==> flow/design.v (excerpt) <==
module project (input wrEnable, input [4:0] wrReg, input [4:0] rdReg1, input [4:0] rdReg2, input clk, input [3:0] opCode, input [4:0] shiftAmt, output signed [31:0] result, input selCh, input [31:0] selData);
	wire [31:0] selected;
	wire signed [31:0] rdData1;
	wire signed [31:0] rdData2;
	registerFile regFile1 (wrEnable, wrReg, selected, rdReg1, rdData1, rdReg2, rdData2, clk);
	alu alu1 (rdData1, rdData2, opCode, shiftAmt, result);
	mux m1 (selCh, selData, result, selected);
endmodule
Settings: LEC_CHECK=0, CAP_MARGIN=20, CORE_MARGIN=2, CORE_UTILIZATION=56, CTS_CLUSTER_SIZE=57, PLACE_DENSITY_LB_ADDON=0.01, SETUP_SLACK_MARGIN=1.62, SLEW_MARGIN=20; clock period 5.49 ns.
run.sh (not shown) runs the stock make flow with config.mk's settings and CLKGATE_MAP_FILE=.
The starting point produced a layout that fails on setup timing.
Change:
--- a/flow/config.mk
+++ b/flow/config.mk
@@ -9,6 +9,8 @@
 export CORE_MARGIN = 2
-export CORE_UTILIZATION = 56
-export CTS_CLUSTER_SIZE = 57
+export CORE_UTILIZATION = 61
+export CTS_CLUSTER_SIZE = 50
+export MAX_ROUTING_LAYER = met4
 export PLACE_DENSITY_LB_ADDON = 0.01
-export SETUP_SLACK_MARGIN = 1.62
+export SETUP_SLACK_MARGIN = 1.61
 export SLEW_MARGIN = 20
+export TNS_END_PERCENT = 5
What happened: Now the flow did not get past global routing, error GRT-0232; die area fell by 8.1%; synthesized cell count is unchanged; synthesized area does not change.


run A:
Starting RTL as in the previous note.
clock: 9.88 ns
lec_check: 0
cap_margin: 20
core_margin: 2
core_utilization: 34
slew_margin: 20
Run A finished end to end and its layout was clean on timing, DRC and antenna.
For run B, these inputs were changed with respect to run A:
Settings: swapping 34 for 40 in CORE_UTILIZATION.
Notes after the runs:
Run B finished every stage; the final checks, however, were not passed, the failures being negative setup slack. Per the comparison of run B with run A, global placement routability congestion has increased; overall power consumption held; global-route usage rose by 3.8 points; internal power essentially unchanged. The lower utilization of run B and run A is in run A. Compared to run A, the routing of run B uses less wire. Taking run A as the reference, in run B portion of the clock cycle consumed by the worst path in the final layout rose by 2.1 points, cell resize tally after clock tree synthesis rose by 3, area added between synthesis and finish stayed essentially flat, die area fell by 15%, register share of total power stayed essentially flat.
Setup changes, run B to run C
Settings: putting MAX_ROUTING_LAYER at met4 where nothing was set; putting TNS_END_PERCENT at 5 where nothing was set; putting PLACE_DENSITY_LB_ADDON at 0.01 where nothing was set; putting SETUP_SLACK_MARGIN at 1.62 where nothing was set; putting CTS_CLUSTER_SIZE at 57 where nothing was set; swapping 40 for 61 in CORE_UTILIZATION; swapping 9.88 for 5.49 in the clock period (ns, I/O delays scaled along).
As the logs show, run C stopped at global routing after a tool error, so it never reached the end of the flow. Higher post-CTS setup buffer count among run B and run C: run C. Compared with run B, run C shows a higher share of the core filled by cells before placement. Min total clock buffers created by CTS across run B and run C: run C. Re placement-stage worst setup slack: run B was higher than run C. For placed standard-cell area, dividing the value from run B by the value from run C gives 0.908. Die area, run B and run C: lower on run C. Reported for run B and run C, post-synthesis instance area turned out identical to the last digit. Between run B and run C, the synthesized cell count does not differ in any meaningful way.


Starting RTL as in the previous note.
Settings: LEC_CHECK=0, CAP_MARGIN=20, CELL_PAD_IN_SITES_DETAIL_PLACEMENT=0, CELL_PAD_IN_SITES_GLOBAL_PLACEMENT=0, CORE_ASPECT_RATIO=0.99, CORE_MARGIN=2, CORE_UTILIZATION=72, CTS_CLUSTER_SIZE=35, HOLD_SLACK_MARGIN=0.28, MAX_ROUTING_LAYER=met4, MIN_ROUTING_LAYER=met1, PLACE_DENSITY=0.65, SETUP_SLACK_MARGIN=0.91, SLEW_MARGIN=0, TNS_END_PERCENT=5; clock period 3.12 ns.
The first run never finished: it broke off in global routing.
Change:
CELL_PAD_IN_SITES_DETAIL_PLACEMENT = default   (was 0)
CELL_PAD_IN_SITES_GLOBAL_PLACEMENT = default   (was 0)
CORE_ASPECT_RATIO = default   (was 0.99)
CORE_UTILIZATION = 56   (was 72)
CTS_CLUSTER_SIZE = default   (was 35)
HOLD_SLACK_MARGIN = default   (was 0.28)
MAX_ROUTING_LAYER = default   (was met4)
MIN_ROUTING_LAYER = default   (was met1)
PLACE_DENSITY = default   (was 0.65)
SETUP_SLACK_MARGIN = 1.61   (was 0.91)
SLEW_MARGIN = 20   (was 0)
TNS_END_PERCENT = default   (was 5)
clock period = 5.49 ns   (was 3.12 ns; I/O delays follow)
=>
- This time the run finished but fails on negative setup slack
- area after synthesis is unchanged
- die size is higher by a quarter to a third
- synthesized cell count is unchanged


## P
The RTL this note starts from:
==> flow/design.v <==
module alu (input signed [31:0] in1, input signed [31:0] in2, input [3:0] opCode, input [4:0] shiftAmt, output signed [31:0] result);
	assign result = opCode == 0 ? in1 + in2 :
			opCode == 1 ? in1 - in2 :
			opCode == 2 ? in1 & in2 :
			opCode == 3 ? in1 | in2 :
			opCode == 4 ? in1 << shiftAmt :
			opCode == 5 ? in1 >> shiftAmt :
			opCode == 6 ? in1 >>> shiftAmt :
			opCode == 7 ? in1 > in2 ? 1 : 0 :
			opCode == 8 ? in1 < in2 ? 1 : 0 : 0;
endmodule
module mux (input selCh, input [31:0] inCh0, input [31:0] inCh1, output [31:0] selData);
	assign selData = selCh == 0 ? inCh0 :
			  selCh == 1 ? inCh1 : 0;
endmodule
module registerFile (input wrEnable, input [4:0] wrReg, input [31:0] wrData, input [4:0] rdReg1, output [31:0] rdData1, input [4:0] rdReg2, output [31:0] rdData2, input clk);
	reg [31:0] regFile [31:0];
	assign rdData1 = regFile[rdReg1];
	assign rdData2 = regFile[rdReg2];
	always @(posedge clk) begin if (wrEnable) begin regFile[wrReg] <= wrData; end end
endmodule
module project (input wrEnable, input [4:0] wrReg, input [4:0] rdReg1, input [4:0] rdReg2, input clk, input [3:0] opCode, input [4:0] shiftAmt, output signed [31:0] result, input selCh, input [31:0] selData);
	wire [31:0] selected;
	wire signed [31:0] rdData1;
	wire signed [31:0] rdData2;
	registerFile regFile1 (wrEnable, wrReg, selected, rdReg1, rdData1, rdReg2, rdData2, clk);
	alu alu1 (rdData1, rdData2, opCode, shiftAmt, result);
	mux m1 (selCh, selData, result, selected);
endmodule
clock: 9.86 ns
lec_check: 0
cap_margin: 40
cell_pad_in_sites_detail_placement: 0
cell_pad_in_sites_global_placement: 2
core_aspect_ratio: 0.98
core_margin: 3
core_utilization: 40
gpl_routability_driven: 1
hold_slack_margin: 0.09
setup_slack_margin: -0.36
slew_margin: 35
tns_end_percent: 90
To summarise P: no stage aborted, but the layout did not pass its checks, failing on setup timing.
The following lists how Q was set up differently from P:
Settings: GPL_ROUTABILITY_DRIVEN no longer set, was 1; TNS_END_PERCENT now 35, was 90; MIN_ROUTING_LAYER now met1, previously not set; PLACE_DENSITY now 0.65, previously not set; CORE_MARGIN now 2, was 3; SETUP_SLACK_MARGIN now 1.5, was -0.36; HOLD_SLACK_MARGIN now 0.28, was 0.09; MAX_ROUTING_LAYER now met5, previously not set; CORE_ASPECT_RATIO now 1.12, was 0.98; CTS_CLUSTER_SIZE now 35, previously not set; CORE_UTILIZATION now 58, was 40; CAP_MARGIN now 20, was 40; CELL_PAD_IN_SITES_GLOBAL_PLACEMENT now 1, was 2; the clock period (ns, I/O delays scaled along) now 5.62, was 9.86.
Notes after the runs:
- The flow completed for Q, but it is not clean: the layout still shows setup timing.
- Looking at total via count in the routed design across Q and P, the one that comes out lower is P.
- Delta (Q minus P): number of combinational gates with multiple inputs about even; sequential cell count about even; critical path depth rose 1; global routing met1 resource utilization rose 14 points; sequential portion of the cell area fell 5.6 points.
- | pin count of the biggest net entering global routing | Q vs P | 28% lower |
- Total power of Q is higher than that of P.
- Of Q and P, the lower remaining max-slew budget at the tightest pin belongs to Q.
- Q ended up with more standard cells than P.
Changes in R relative to Q:
Settings: CTS_CLUSTER_SIZE no longer set, was 35; CORE_UTILIZATION now 60, was 58; MAX_ROUTING_LAYER no longer set, was met5; CELL_PAD_IN_SITES_GLOBAL_PLACEMENT no longer set, was 1; CORE_ASPECT_RATIO no longer set, was 1.12; PLACE_DENSITY no longer set, was 0.65; CELL_PAD_IN_SITES_DETAIL_PLACEMENT no longer set, was 0; SETUP_SLACK_MARGIN no longer set, was 1.5; TNS_END_PERCENT no longer set, was 35; SLEW_MARGIN now 20, was 35; HOLD_SLACK_MARGIN no longer set, was 0.28; MIN_ROUTING_LAYER no longer set, was met1; the clock period (ns, I/O delays scaled along) now 7.54, was 5.62.
==> comparison <==
- To summarise Q: no stage aborted, but the layout did not pass its checks, failing on setup timing.
- Final checks on R, whose flow otherwise completed, came back failing, citing setup timing.
- Taking R as 1.0, Q lands at 1.5 on combinational power.
- Sequential share of layout area (higher): R
- On R: layout-stage area growth over the synthesis result is 8.8 points lower than what Q gave.
- On slack of the worst reg-to-reg path, the higher figure sits with R, not Q.
- Launching instance or port of the critical path = rdReg2[0]: R; launching instance or port of the critical path = rdReg1[1]: Q
- When R is measured against Q, its met3 usage turns out 4.4 points lower.
- The clock slew at the register clock pins of the worst setup and hold paths of Q and that of R are within noise of each other.
- [R vs Q] non-clock buffer total of the final layout: lower in R
- Taking R over Q, the met3 wirelength from detailed routing ratio works out to 0.73.
- Row count went down by a little under 10% going from Q to R.
- Placed instance area for R: about 5% down relative to Q
- R against Q; internal portion of total power is down by more than 10%.


run 1:
Starts from the design.v that is shown in full above.
make LEC_CHECK=0 CAP_MARGIN=20 CELL_PAD_IN_SITES_DETAIL_PLACEMENT=1 CORE_MARGIN=2 CORE_UTILIZATION=40 HOLD_SLACK_MARGIN=0.06 MIN_ROUTING_LAYER=met2 SLEW_MARGIN=20 finish   # period 10.0 ns
Final checks on run 1, whose flow otherwise completed, came back failing, citing setup timing.
Input-level comparison between run 2 and run 1:
Settings: MIN_ROUTING_LAYER removed (was met2); ABC_AREA newly set to 1; CTS_CLUSTER_SIZE newly set to 10; PLACE_DENSITY newly set to 0.39; SETUP_SLACK_MARGIN newly set to 0.68; HOLD_SLACK_MARGIN removed (was 0.06); CORE_UTILIZATION changed from 40 to 72; CELL_PAD_IN_SITES_DETAIL_PLACEMENT removed (was 1); the clock period (ns, I/O delays scaled along) changed from 10.0 to 5.17.
--- outcome ---
Final checks on run 1, whose flow otherwise completed, came back failing, citing setup timing.
Seen in the log of run 2: GRT-0116 during global routing (5_1_grt), after which the run never completed.
Delta(number of resized instances in the post-cts repair step, run 2 - run 1) > 0
Summary of run 2 over run 1: synthesis area per yosys now larger; post-placement cell count grew by 45%.
Summary — area fraction in mux cells, run 2 relative to run 1: lower, by 26 points.
diff inputs: run 2 => run 3
Settings: a change of CORE_UTILIZATION from 72 to 50; a change of CTS_CLUSTER_SIZE from 10 to 57; a deleted ABC_AREA that had been 1; a deleted SETUP_SLACK_MARGIN that had been 0.68; a deleted PLACE_DENSITY that had been 0.39; a change of the clock period (ns, I/O delays scaled along) from 5.17 to 5.49.
## What came out
Complete run, failing final checks: run 3, reason setup timing.
Detailed-placement wirelength estimate: run 3 higher than run 2
Count of unique library cells instantiated by Yosys, run 3 and run 2, lower one = run 2.
Proportion of register bits with asynchronous set or reset after synthesis: run 2 vs run 3 identical
Proportion of synthesized chip area in sequential cells up 2.6 points in run 3 wrt run 2
NOTE number of placed cells counting well taps run 2->run 3 decreased by more than a quarter
Per the comparison of run 3 with run 2, total cell area reported by yosys after synthesis has decreased, area after synthesis has decreased.
Inputs modified between run 3 and run 4:
Settings: a change of CTS_CLUSTER_SIZE from 57 to 50; an added SETUP_SLACK_MARGIN of 1.61; an added PLACE_DENSITY_LB_ADDON of 0.01; a change of CORE_UTILIZATION from 50 to 58.
### Flow results
No crash in run 4: every stage finished, but the layout fails its final checks due to setup timing.
Comparing the two runs side by side, run 4 comes out behind run 3 on detailed-route wire length.
Slew at the pin closest to its max-slew limit in run 4 vs run 3: down 0.016 ns
In the reports for run 3 and run 4, the smaller multi-input gate count belongs to run 4.
The core of run 4 is more densely filled than that of run 3.
Higher hold slack goes to run 4 over run 3.
Side by side, post-layout period usage of the worst path turned out lower in run 4 than in run 3.
Compared with run 3, in run 4 clock network power share -1.7 points, antenna diode count +1.
Run 4 ended with less total non-filler cell area in the finished layout than run 3.
Power and IR drop assume default switching activity.
